## job 101
## reuleaux
module reuleaux(input logic clk, input logic rst_n, input logic [2:0] colour,
                input logic [7:0] centre_x, input logic [6:0] centre_y, input logic [7:0] diameter,
                input logic start, output logic done,
                output logic [7:0] vga_x, output logic [6:0] vga_y,
                output logic [2:0] vga_colour, output logic vga_plot);
     logic [7:0] offset_y;
     logic load_offset_y;
     logic reset_offset_y;
     logic [7:0] offset_x;
     logic load_offset_x;
     logic reset_offset_x;
     logic signed [9:0] crit;
     logic load_crit_a;
     logic load_crit_b;
     logic reset_crit;
     logic [7:0] c_x3;                                       
     assign c_x3 = centre_x;
     logic [6:0] c_y3;                                       
     logic [50:0] c_y3_temp;
     assign c_y3_temp = (centre_y - ((diameter * 30'b100010011010011010101001111101) / 30'b111011100110101100101000000000));
    logic [50:0] c_y3_temp_2;
    assign c_y3_temp_2 = c_y3_temp[50] ? -c_y3_temp : c_y3_temp;
     assign c_y3 = c_y3_temp_2[6:0];
     logic [7:0] c_x1;                                       
     assign c_x1 = (centre_x + diameter/8'b00000010);
     logic [6:0] c_y1;                                       
     logic [50:0] c_y1_temp; 
  ...
Size in the first run: roughly 49 I/O pins, ~0.039 mm2 of cells after synthesis.
Settings: LEC_CHECK=0, ABC_AREA=1, CAP_MARGIN=20, CORE_ASPECT_RATIO=1.28, CORE_MARGIN=2, CORE_UTILIZATION=64, CTS_CLUSTER_DIAMETER=102, GPL_ROUTABILITY_DRIVEN=1, HOLD_SLACK_MARGIN=0.15, SLEW_MARGIN=20, TNS_END_PERCENT=95; clock period 40.1 ns.
run.sh (not shown) runs the stock make flow with config.mk's settings and CLKGATE_MAP_FILE=.
Job 101 finished every stage and its layout cleared the timing, design-rule and antenna checks.
For job 102, these inputs were changed with respect to job 101:
- removing GPL_ROUTABILITY_DRIVEN (formerly 1)
- changing CORE_UTILIZATION from 64 to 40
- removing HOLD_SLACK_MARGIN (formerly 0.15)
- removing CORE_ASPECT_RATIO (formerly 1.28)
- removing ABC_AREA (formerly 1)
- removing CTS_CLUSTER_DIAMETER (formerly 102)
- removing TNS_END_PERCENT (formerly 95)
- changing the clock period (ns, I/O delays scaled along) from 40.1 to 31.2
[summary]
- Going from job 101 to job 102, mean routed wirelength per cell climbed 1.6 um, initial core utilization shrank by 24 points.
- Job 102 had finished all stages when the layout checks came back failing, citing negative setup slack.
Here is what was changed in the inputs of job 103 compared with job 102.
- an added GPL_ROUTABILITY_DRIVEN of 0
- a change of CORE_MARGIN from 2 to 6
- a change of the clock period (ns, I/O delays scaled along) from 31.2 to 23.0
--- outcome ---
- Job 103 completed end to end; final checks failed (negative setup slack).
- Placeable core area went down slightly going from job 102 to job 103.
- Diff job 102 -> job 103: sequential share of layout area neither gained nor lost much, average detailed-routed wire length per instance now larger.
Edits applied to the flow inputs when going from job 103 to job 104:
- CORE_MARGIN: 6 -> 2
- CORE_UTILIZATION: 40 -> 18
- GPL_ROUTABILITY_DRIVEN: 0 -> unset
- the clock period (ns, I/O delays scaled along): 23.0 -> 47.8
### Flow results
The flow did not stop early for job 104: all stages ran, and the layout cleared the timing, design-rule and antenna checks. Summary of the comparison: sequential share of layout area is higher in job 104, relative to job 103. What job 103 reported for row count has to be multiplied by 1.5 to get the figure for job 104. Against job 103, job 104 reports a routed metal-1 wire length that is lower. Per the comparison of job 104 with job 103, total met2 wirelength after detailed routing fell by about 11%. Job 104 ends up with a worst slack on hold paths that is 0.16 ns lower than in job 103. Placed cell area of job 104 falls short of that of job 103 by more than 10%. Number of buffers and inverters on the critical path: higher on job 103. Compared with job 103, job 104 shows a lower number of non-clock buffers.
The following lists how job 105 was set up differently from job 104:
- setting HOLD_SLACK_MARGIN to -0.09 for the first time
- setting CTS_CLUSTER_SIZE to 50 for the first time
- changing CORE_UTILIZATION from 18 to 71
- changing the clock period (ns, I/O delays scaled along) from 47.8 to 32.7
The lower count of instances resized after the clock tree is built came out of job 104. From job 104 to job 105 the numbers moved as follows: number of cell rows moved down, post-synthesis chip area from yosys level, core region area moved down, area of placed instances moved up, die outline width moved down. Total die size is higher on job 104. Max number of post-CTS setup repair buffers across job 105 and job 104: job 105. Height of the die was higher in the run labelled job 104. Comparing job 105 and job 104, floorplan utilization is higher on job 105. Job 105 reports a lower worst slack at placement than job 104 does. Status: job 105 FAILED at global routing (tool error).

* * *

run 1:
reuleaux again, from the RTL that the note above started with.
Settings: LEC_CHECK=0, ABC_AREA=1, CAP_MARGIN=0, CORE_ASPECT_RATIO=0.5, CORE_MARGIN=2, CORE_UTILIZATION=72, CTS_CLUSTER_DIAMETER=216, CTS_CLUSTER_SIZE=43, HOLD_SLACK_MARGIN=0.29, SLEW_MARGIN=20; clock period 21.7 ns.
Run 1 did not finish: a tool error stopped it during 4_1_cts.
The inputs of run 2 differ from those of run 1 as listed below.
- clearing CORE_ASPECT_RATIO, which used to be 0.5
- swapping 0 for 20 in CAP_MARGIN
- clearing HOLD_SLACK_MARGIN, which used to be 0.29
- swapping 72 for 71 in CORE_UTILIZATION
- swapping 21.7 for 33.1 in the clock period (ns, I/O delays scaled along)
Results
Run 2 was carried through to the last stage, and its layout satisfied the timing, design-rule and antenna checks. Multiplexer share of the synthesized area: run 2 vs run 1 identical. Simple logic cell fraction of the synthesized area: run 2 vs run 1 identical. Run 2 vs. run 1: routability congestion estimate went down by 3.3%; post-synth net total level. Comparing the two runs side by side, run 2 comes out behind run 1 on area of the chip. Re synthesized area: no difference whatsoever between run 2 and run 1. Run 1 -> run 2: core outline area increased slightly.
[inputs] run 3 vs run 2
- CTS_CLUSTER_DIAMETER removed (was 216)
- CORE_UTILIZATION changed from 71 to 35
- CTS_CLUSTER_SIZE removed (was 43)
- ABC_AREA removed (was 1)
- the clock period (ns, I/O delays scaled along) changed from 33.1 to 39.2
## What came out
Summary of run 3 over run 2: compound-gate portion of the synthesized area grew by 15 points; vertical die dimension picked up an extra about 36%; met2 wirelength from detailed routing has remained practically unchanged; number of fill cells in the layout saw an increase.
Per the comparison of run 3 with run 2, hold slack has increased, critical path depth has decreased, final critical-path setup slack went up by 0.40 ns.
--- input diff run 3..run 4 ---
- putting CELL_PAD_IN_SITES_DETAIL_PLACEMENT at 1 where nothing was set
- putting ABC_AREA at 1 where nothing was set
- swapping 35 for 40 in CORE_UTILIZATION
- swapping 39.2 for 40.0 in the clock period (ns, I/O delays scaled along)
Results
When run 4 is set beside run 3, its synthesized-area fraction occupied by adder cells turns out to be 2.3 points smaller. Run 4 reports a lower count of clock-buffer cells in the layout than run 3 does. When the final numbers for run 3 and run 4 were put side by side, the sequential area share after synthesis turned out to be greater in run 3. Summary of run 4 over run 3: combinational share of cell area went down by 4.1 points, non-clock buffer count in the final layout shows a reduction of about 50%, area fraction in mux cells shrank by 1.8 points, well tap count went down by 92, sequential share of layout area was more or less identical. The higher setup slack after layout of run 3 and run 4 is in run 4. Summary: with run 3 as the reference, mean routed wirelength per cell in run 4 moved down by a few percent.
Setup changes, run 4 to run 5
- clearing CELL_PAD_IN_SITES_DETAIL_PLACEMENT, which used to be 1
- clearing ABC_AREA, which used to be 1
- swapping 40.0 for 39.2 in the clock period (ns, I/O delays scaled along)
Findings:
The flow did not stop early for run 5: all stages ran, and the layout cleared the timing, design-rule and antenna checks.
Delta (run 5 minus run 4): fraction of cell area in non-clock buffers +2.4 points, met2 usage -5.7 points, synthesized-area fraction occupied by and/or/nand/nor cells -17 points.
Of run 4 and run 5, the run reporting the lower met1 usage in global routing was run 5.
Diff run 4 -> run 5: portion of the clock cycle consumed by the worst path in the final layout increased 1.6 points; yosys-reported design area after synthesis dropped about 8%.
Changes observed in run 5 relative to run 4: global-route usage went down by 2.2 points, number of standard cells in the layout, taps in and fillers out fell 22%.

* * *

== run A ==
Starting RTL as in the previous note.
Design reuleaux, start of the top module:
module reuleaux(input logic clk, input logic rst_n, input logic [2:0] colour,
                input logic [7:0] centre_x, input logic [6:0] centre_y, input logic [7:0] diameter,
                input logic start, output logic done,
                output logic [7:0] vga_x, output logic [6:0] vga_y,
                output logic [2:0] vga_colour, output logic vga_plot);
Settings: LEC_CHECK=0, ABC_AREA=1, CAP_MARGIN=15, CELL_PAD_IN_SITES_GLOBAL_PLACEMENT=0, CORE_ASPECT_RATIO=0.98, CORE_MARGIN=2, CORE_UTILIZATION=70, CTS_CLUSTER_DIAMETER=358, CTS_CLUSTER_SIZE=43, GPL_ROUTABILITY_DRIVEN=1, GPL_TIMING_DRIVEN=1, HOLD_SLACK_MARGIN=-0.09, SLEW_MARGIN=35; clock period 25.2 ns.
Tool error GRT-0116 stopped run A during global routing; no final results.
--- input diff run A..run B ---
- ABC_AREA now 0, was 1
- SLEW_MARGIN now 0, was 35
- PLACE_DENSITY_LB_ADDON now 0.19, previously not set
- CORE_UTILIZATION now 57, was 70
- CTS_CLUSTER_DIAMETER no longer set, was 358
- CORE_ASPECT_RATIO now 1.11, was 0.98
- HOLD_SLACK_MARGIN no longer set, was -0.09
- the clock period (ns, I/O delays scaled along) now 30.7, was 25.2
[summary]
- As for a clean layout from run B and run A, there is none.
- From the logs: run B reached the end of the flow and failed the layout checks with setup timing.
- Run A never completed; the flow aborted with a tool error in global routing.
- Lower total die size goes to run A over run B.
- Proportion of synthesized chip area in sequential cells up 0.19 points in run B wrt run A
- Relative to run A, run B improves worst slack at placement.
- The post-CTS setup repair buffer count in run A is 2.8 times that in run B.
- The higher mux contribution to synthesized area of run B and run A is in run B.
- Reported for run B and run A, depth of the CTS H-tree turned out identical to the last digit.
- Run A → run B: cell count after synthesis decreased by 1719 relative to the old numbers, row count increased by 11 relative to the old numbers, horizontal extent of the die closely matched the old numbers.
- Looking at post-detailed-placement cell area across run B and run A, the one that comes out lower is run B.
Changes in run C relative to run B:
- PLACE_DENSITY now 0.95, previously not set
- SETUP_SLACK_MARGIN now -1.52, previously not set
- CORE_UTILIZATION now 47, was 57
- CTS_CLUSTER_DIAMETER now 221, previously not set
- CELL_PAD_IN_SITES_GLOBAL_PLACEMENT now 1, was 0
- PLACE_DENSITY_LB_ADDON no longer set, was 0.19
- CTS_CLUSTER_SIZE now 98, was 43
- TNS_END_PERCENT now 40, previously not set
## What came out
Across run C and run B, no clean finish was achieved. Area of all placed cells without fillers was higher in the run labelled run B. Run C and run B ended up with nearly the same first-pass GRT wire length. From run B to run C the numbers moved as follows: die height moved up; total number of vias level; minimum clock period after layout moved up; worst slack at placement moved down. Run C vs run B — die size climbed by more than 10%.
Relative to run C, the following input files were edited for run D:
- changing CTS_CLUSTER_DIAMETER from 221 to 334
- changing CTS_CLUSTER_SIZE from 98 to 29
- removing TNS_END_PERCENT (formerly 40)
- removing SETUP_SLACK_MARGIN (formerly -1.52)
- changing CELL_PAD_IN_SITES_GLOBAL_PLACEMENT from 1 to 0
- changing SLEW_MARGIN from 0 to 40
- changing CORE_UTILIZATION from 47 to 71
- removing PLACE_DENSITY (formerly 0.95)
- setting PLACE_DENSITY_LB_ADDON to 0.19 for the first time
- changing the clock period (ns, I/O delays scaled along) from 30.7 to 31.6
==> results <==
The log for run D ends in global routing with error GRT-0116, so the run never completed.
Half-perimeter wire length after placement, run D vs run C: up by a few percent
When run D is measured against run C, its global placement routability congestion turns out about 0.75% higher.
Reported for run C and run D, area fraction in mux cells turned out identical to the last digit.
Sort run C and run D by cell count after placement desc -> top: run C
In the tables for run C and run D, core utilization before placement reads higher with run D.
The inputs of run E differ from those of run D as listed below.
- SLEW_MARGIN changed from 40 to 0
- CTS_CLUSTER_DIAMETER changed from 334 to 237
- CORE_UTILIZATION changed from 71 to 67
- PLACE_DENSITY newly set to 0.6
- ABC_AREA changed from 0 to 1
- PLACE_DENSITY_LB_ADDON removed (was 0.19)
- CTS_CLUSTER_SIZE changed from 29 to 56
- SETUP_SLACK_MARGIN newly set to 5.0
- MAX_ROUTING_LAYER newly set to met4
- the clock period (ns, I/O delays scaled along) changed from 31.6 to 26.9
--- outcome ---
Run E did not make it past global routing, where a tool error ended it.
Total standard cell area after synthesis for run E: about 9% up relative to run D
Average instance area after synthesis in run E vs run D: down 1.4 um^2
Horizontal die size: run D and run E compared, higher one is run E
Per the comparison of run E with run D, fraction of synthesized cell area in xor and xnor cells now smaller, final RePlAce weighted congestion now larger.
diff inputs: run E => run F
- clearing SETUP_SLACK_MARGIN, which used to be 5.0
- swapping 1.11 for 0.98 in CORE_ASPECT_RATIO
- swapping 67 for 65 in CORE_UTILIZATION
- putting HOLD_SLACK_MARGIN at -0.09 where nothing was set
- swapping 56 for 43 in CTS_CLUSTER_SIZE
- clearing MAX_ROUTING_LAYER, which used to be met4
- clearing PLACE_DENSITY, which used to be 0.6
- swapping 237 for 358 in CTS_CLUSTER_DIAMETER
- swapping 26.9 for 30.7 in the clock period (ns, I/O delays scaled along)
### Flow results
Run F: full flow OK, the timing, design-rule and antenna checks passed
Die height for run F is lower than for run E.
Summary: with run E as the reference, post-place instance area in run F moved down by more than 10%.
Diff run E..run F | number of levels in the clock H-tree | unchanged

* * *

== rev 12 ==
reuleaux again, from the RTL that the note above started with.
==> flow/config.mk <==
export PLATFORM = sky130hd
export DESIGN_NAME = reuleaux
export DESIGN_NICKNAME = reuleaux
export VERILOG_FILES = /design/flow/design.v
export SDC_FILE = /design/flow/constraint.sdc
export NUM_CORES = 4
export LEC_CHECK = 0
export ABC_AREA = 1
export CAP_MARGIN = 20
export CELL_PAD_IN_SITES_DETAIL_PLACEMENT = 1
export CELL_PAD_IN_SITES_GLOBAL_PLACEMENT = 1
export CORE_ASPECT_RATIO = 1.98
export CORE_MARGIN = 3
export CORE_UTILIZATION = 65
export CTS_CLUSTER_SIZE = 50
export GPL_ROUTABILITY_DRIVEN = 1
export MAX_ROUTING_LAYER = met4
export SLEW_MARGIN = 15
==> flow/constraint.sdc <==
create_clock -name core_clock -period 40.0 [get_ports {clk}]
set_input_delay 8.0000 -clock core_clock [delete_from_list [all_inputs] [get_ports {clk}]]
set_output_delay 8.0000 -clock core_clock [all_outputs]
set_load 0.01 [all_outputs]
What ended rev 12 was a tool error in 3_1_place_gp_skip_io; the run never finished.
Here is what was changed in the inputs of rev 13 compared with rev 12.
Settings: TNS_END_PERCENT now 40, previously not set; CELL_PAD_IN_SITES_DETAIL_PLACEMENT no longer set, was 1; ABC_AREA no longer set, was 1; CELL_PAD_IN_SITES_GLOBAL_PLACEMENT no longer set, was 1; CTS_CLUSTER_DIAMETER now 396, previously not set; CTS_CLUSTER_SIZE now 98, was 50; CORE_ASPECT_RATIO now 0.84, was 1.98; SLEW_MARGIN now 20, was 15; CORE_MARGIN now 2, was 3; SETUP_SLACK_MARGIN now -0.19, previously not set; GPL_ROUTABILITY_DRIVEN no longer set, was 1; CORE_UTILIZATION now 35, was 65; MAX_ROUTING_LAYER no longer set, was met4.
--- outcome ---
- Rev 13 did not stop at any stage, and its layout met the timing, design-rule and antenna checks.
- Rev 13 vs. rev 12: cell total in the yosys stat output fell by 26%; count of library flops with an enable pin stayed essentially flat.
- Looking only at share of synthesized cell area in and, or, nand and nor gates, and setting everything else aside, the higher value of rev 12 and rev 13 goes to rev 12.
- Diff rev 12 -> rev 13: aoi/oai-family share of the synthesized area increased by 15 points relative to the old numbers, die height decreased by 54 um relative to the old numbers, area share of xor/xnor cells in the synthesized design increased by 4.6 points relative to the old numbers.
- Summed standard-cell area reported by yosys, rev 13 vs rev 12: down by a little under 10%
- The unique cell type count in the Yosys netlist in rev 13 sits about 70% above the value recorded for rev 12.
- Of rev 12 and rev 13, the lower sequential area share after synthesis belongs to rev 12.
- Rev 13 vs. rev 12: area after synthesis went down by 8.3%.
- Compared with rev 12, rev 13 shows synthesized cell count that has gone down by more than a quarter.
